==> run a <==
==> flow/design.v <==
`timescale 1ns / 1ps
module alu(
  input wire [31:0] a,
  input wire [31:0] b,
  input wire [2:0] funct3,
  input wire [6:0] funct7,
  input wire [6:0] opcode,
  output reg [31:0] result
);
  always @(*) begin
    case (funct3)
      3'b000: result = (opcode == 7'b0110011 && funct7 == 7'b0100000) ? a - b : a + b;   
      3'b111: result = a & b;                                                           
      3'b110: result = a | b;                                                           
      3'b100: result = a ^ b;                                                           
      3'b001: result = a << b[4:0];                                                     
      3'b101: result = (funct7 == 7'b0100000) ? $signed(a) >>> b[4:0] : a >> b[4:0];     
      3'b010: result = ($signed(a) < $signed(b)) ? 32'b1 : 32'b0;                        
      3'b011: result = (a < b) ? 32'b1 : 32'b0;                                           
      default: result = 32'hDEAD_BEEF;
    endcase
  end
endmodule
`timescale 1ns/1ps
module reg_file (input wire clk, input wire [4:0] rs1, rs2, rd, input wire we, input wire [31:0] wd, output wire [31:0] rd1, rd2);
  reg [31:0] regs [0:31];
  assign rd1=(rs1==0)?0:regs[rs1];
  assign rd2=(rs2==0)?0:regs[rs2];
  always @(posedge clk) begin
    if (we && rd!=0)
      regs[rd]<=wd;
  end
endmodule
`timescale 1ns / 1ps
module rv32i_core #(parameter XLEN=32, REG_COUNT=32)(
  input wire clk,
  input wire rst,
  input wire [31:0] instr,
  input wire [31:0] mem_rdata,
  output reg signed [31:0] pc,
  output wire [31:0] mem_addr,
  output wire [31:0] mem_wdata,
  output wire mem_we
);
  reg [31:0] instr_reg;
  reg [31:0] pc_reg;
  wire [6:0] opcode = instr_reg[6:0];
  wire [4:0] rd     = instr_reg[11:7];
  wire [2:0] funct3 = instr_reg[14:12];
  wire [4:0] rs1    = instr_reg[19:15];
  wire [4:0] rs2    = instr_reg[24:20];
  wire [6:0] funct7 = instr_reg[31:25];
  wire signed [31:0] imm_i = $signed({{20{instr_reg[31]}}, instr_reg[31:20]});
  wire signed [31:0] imm_s = $signed({{20{instr_reg[31]}}, instr_reg[31:25], instr_reg[11:7]});
  wire signed [31:0] imm_b = $signed({{19{instr_reg[31]}}, instr_reg[31], instr_reg[7], instr_reg[30:25], instr_reg[11:8], 1'b0});
  wire [31:0]         imm_u = {instr_reg[31:12], 12'b0};
  wire signed [31:0] imm_j = $signed({{11{instr_reg[31]}}, instr_reg[31], instr_reg[19:12], instr_reg[20], instr_reg[30:21], 1'b0});
  wire [31:0] reg_rdata1, reg_rdata2;
  wire [31:0] writeback_data;
  wire writeback_en;
  reg_file regfile (
    .clk(clk),
    .rs1(rs1),
    .rs2(rs2),
    .rd(rd),
    .we(writeback_en),
    .wd(writeback_data),
    .rd1(reg_rdata1),
    .rd2(reg_rdata2)
  );
  wire [31:0] alu_operand_b = (opcode == 7'b0010011 || opcode == 7'b0000011 || opcode == 7'b1100111) ? imm_i :
                              (opcode == 7'b0100011) ? imm_s :
                              reg_rdata2;
  wire [31:0] alu_result;
  alu alu_inst (
    .a(reg_rdata1),
    .b(alu_operand_b),
    .funct3(funct3),
    .funct7(funct7),
    .opcode(opcode),
    .result(alu_result)
  );
  assign writeback_en = (opcode == 7'b0010011 ||   
                         opcode == 7'b0110011 ||   
                         opcode == 7'b0000011 ||   
                         opcode == 7'b1101111 ||   
                         opcode == 7'b1100111 ||   
                         opcode == 7'b0010111 ||   
                         opcode == 7'b0110111);    
  assign writeback_data = (opcode == 7'b0000011) ? mem_rdata :
                          (opcode == 7'b1101111 || opcode == 7'b1100111) ? pc_reg + 4 :
                          (opcode == 7'b0010111 || opcode == 7'b0110111) ? imm_u :
                          alu_result;
  reg [31:0] mem_addr_reg, mem_wdata_reg;
  reg mem_we_reg;
  assign mem_addr  = mem_addr_reg;
  assign mem_wdata = mem_wdata_reg;
  assign mem_we    = mem_we_reg;
  reg branch_taken;
  reg signed [31:0] branch_target;
  always @(*) begin
    branch_taken  = 0;
    branch_target = pc_reg + 4;
    if (opcode == 7'b1100011) begin
      case (funct3)
        3'b000: branch_taken = (reg_rdata1 == reg_rdata2);
        3'b001: branch_taken = (reg_rdata1 != reg_rdata2);
        3'b100: branch_taken = ($signed(reg_rdata1) < $signed(reg_rdata2));
        3'b101: branch_taken = ($signed(reg_rdata1) >= $signed(reg_rdata2));
        3'b110: branch_taken = (reg_rdata1 < reg_rdata2);
        3'b111: branch_taken = (reg_rdata1 >= reg_rdata2);
      endcase
      branch_target = pc_reg + imm_b;
    end
  end
  always @(posedge clk or posedge rst) begin
    if (rst) begin
      pc <= 0;
      pc_reg <= 0;
      instr_reg <= 0;
      mem_addr_reg <= 0;
      mem_wdata_reg <= 0;
      mem_we_reg <= 0;
    end else begin
      pc_reg <= pc;
      instr_reg <= instr;
      case (opcode)
        7'b1100011: pc <= branch_taken ? branch_target : pc_reg + 4;
        7'b1101111: pc <= pc_reg + imm_j;
        7'b1100111: pc <= (reg_rdata1 + imm_i) & ~32'b1;
        default:    pc <= pc_reg + 4;
      endcase
      mem_we_reg <= 0;
      case (opcode)
        7'b0100011: begin
          mem_addr_reg  <= reg_rdata1 + imm_s;
          mem_wdata_reg <= reg_rdata2;
          mem_we_reg    <= 1;
        end
        7'b0000011: begin
          mem_addr_reg <= reg_rdata1 + imm_i;
        end
      endcase
    end
  end
endmodule
==> flow/run.sh <==
#!/bin/bash
# the make line also repeats each setting of config.mk as NAME=value (left out here)
make -C /OpenROAD-flow-scripts/flow DESIGN_CONFIG=/design/flow/config.mk WORK_HOME=/design/flow/orfs CLKGATE_MAP_FILE= finish
==> flow/config.mk <==
export PLATFORM = sky130hd
export DESIGN_NAME = rv32i_core
export DESIGN_NICKNAME = rv32i_core
export VERILOG_FILES = /design/flow/design.v
export SDC_FILE = /design/flow/constraint.sdc
export NUM_CORES = 4
export LEC_CHECK = 0
export CAP_MARGIN = 20
export CELL_PAD_IN_SITES_DETAIL_PLACEMENT = 0
export CORE_MARGIN = 2
export CORE_UTILIZATION = 66
export MIN_ROUTING_LAYER = met1
export SETUP_SLACK_MARGIN = -0.4
export SLEW_MARGIN = 20
export TNS_END_PERCENT = 85
==> flow/constraint.sdc <==
create_clock -name core_clock -period 5.24 [get_ports {clk}]
set_input_delay 1.0480 -clock core_clock [delete_from_list [all_inputs] [get_ports {clk}]]
set_output_delay 1.0480 -clock core_clock [all_outputs]
set_load 0.01 [all_outputs]
==> run b (differences from run a) <==
==> flow/config.mk (replaced) <==
export PLATFORM = sky130hd
export DESIGN_NAME = rv32i_core
export DESIGN_NICKNAME = rv32i_core
export VERILOG_FILES = /design/flow/design.v
export SDC_FILE = /design/flow/constraint.sdc
export NUM_CORES = 4
export LEC_CHECK = 0
export CAP_MARGIN = 20
export CORE_MARGIN = 2
export CORE_UTILIZATION = 52
export SLEW_MARGIN = 20
==> flow/constraint.sdc (replaced) <==
create_clock -name core_clock -period 8.68 [get_ports {clk}]
set_input_delay 1.7360 -clock core_clock [delete_from_list [all_inputs] [get_ports {clk}]]
set_output_delay 1.7360 -clock core_clock [all_outputs]
set_load 0.01 [all_outputs]
==> run c (differences from run a) <==
==> flow/config.mk (replaced) <==
export PLATFORM = sky130hd
export DESIGN_NAME = rv32i_core
export DESIGN_NICKNAME = rv32i_core
export VERILOG_FILES = /design/flow/design.v
export SDC_FILE = /design/flow/constraint.sdc
export NUM_CORES = 4
export LEC_CHECK = 0
export CAP_MARGIN = 20
export CORE_MARGIN = 2
export CORE_UTILIZATION = 45
export SLEW_MARGIN = 20
==> flow/constraint.sdc (replaced) <==
create_clock -name core_clock -period 8.68 [get_ports {clk}]
set_input_delay 1.7360 -clock core_clock [delete_from_list [all_inputs] [get_ports {clk}]]
set_output_delay 1.7360 -clock core_clock [all_outputs]
set_load 0.01 [all_outputs]
==> run d (differences from run a) <==
==> flow/config.mk (replaced) <==
export PLATFORM = sky130hd
export DESIGN_NAME = rv32i_core
export DESIGN_NICKNAME = rv32i_core
export VERILOG_FILES = /design/flow/design.v
export SDC_FILE = /design/flow/constraint.sdc
export NUM_CORES = 4
export LEC_CHECK = 0
export ABC_AREA = 1
export CAP_MARGIN = 20
export CELL_PAD_IN_SITES_DETAIL_PLACEMENT = 2
export CORE_ASPECT_RATIO = 0.66
export CORE_MARGIN = 6
export CORE_UTILIZATION = 56
export CTS_CLUSTER_SIZE = 95
export GPL_ROUTABILITY_DRIVEN = 0
export GPL_TIMING_DRIVEN = 0
export HOLD_SLACK_MARGIN = 0.28
export MAX_ROUTING_LAYER = met5
export MIN_ROUTING_LAYER = met1
export PLACE_DENSITY = 0.68
export SETUP_SLACK_MARGIN = 1.29
export SLEW_MARGIN = 20
export TNS_END_PERCENT = 60
==> flow/constraint.sdc (replaced) <==
create_clock -name core_clock -period 14.5 [get_ports {clk}]
set_input_delay 2.9000 -clock core_clock [delete_from_list [all_inputs] [get_ports {clk}]]
set_output_delay 2.9000 -clock core_clock [all_outputs]
set_load 0.01 [all_outputs]
==> qor summary <==
quantity                                                                     run a         run b         run c                      run d
Run status                                               aborted with a tool error  no timing/DRC/antenna violations  no timing/DRC/antenna violations  aborted with a tool error
Failing step                                                               5_1_grt             -             -               3_5_place_dp
Chip area from the yosys synthesis statistics                         0.0694 sq mm  0.0694 sq mm  0.0694 sq mm               0.0720 sq mm
Logic area                                                                       -  0.0329 sq mm  0.0329 sq mm                          -
Clock tree from TritonCTS                                                        -           yes           yes                          -
CTS Hold Buffers Added                                                           0             0             0                          -
Post-DP HPWL                                                                227 mm        201 mm        206 mm                          -
Remaining design rule violation count                                            -             0             0                          -
Static leakage                                                                   -       28.3 nW       28.5 nW                          -
Area share of and-or/or-and cells after synthesis                            15.1%         15.1%         15.1%                      19.8%
Final wirelength                                                                 -        298 mm        304 mm                          -
Seq power                                                                        -     0.00686 W     0.00686 W                          -
Setup TNS                                                                        -          0 ns          0 ns                          -
Reported max-cap violation count                                                 -             0             0                          -
Placer Congestion                                                             1.14          1.03          1.03                          -
Tightest hold margin                                                             -      0.372 ns      0.369 ns                          -
Die boundary width                                                          328 um        369 um        397 um                     453 um
Cell area reported after detailed placement                           0.0809 sq mm  0.0745 sq mm  0.0747 sq mm                          -
Row Count                                                                      118           134           144                        106
Average wire per cell in the routed design                                       -       38.3 um       37.7 um                          -
Maximum clock rate                                                               -     0.123 GHz     0.122 GHz                          -
Number of buffers inserted during clock tree synthesis                         113           121           132                          -
Buffers inserted during post-CTS setup optimization                             35             0             0                          -
Area fraction of the dominant cell type after synthesis                      44.3%         44.3%         44.3%                      42.7%
No activity file was given, so power comes from the tool's default toggle rates.
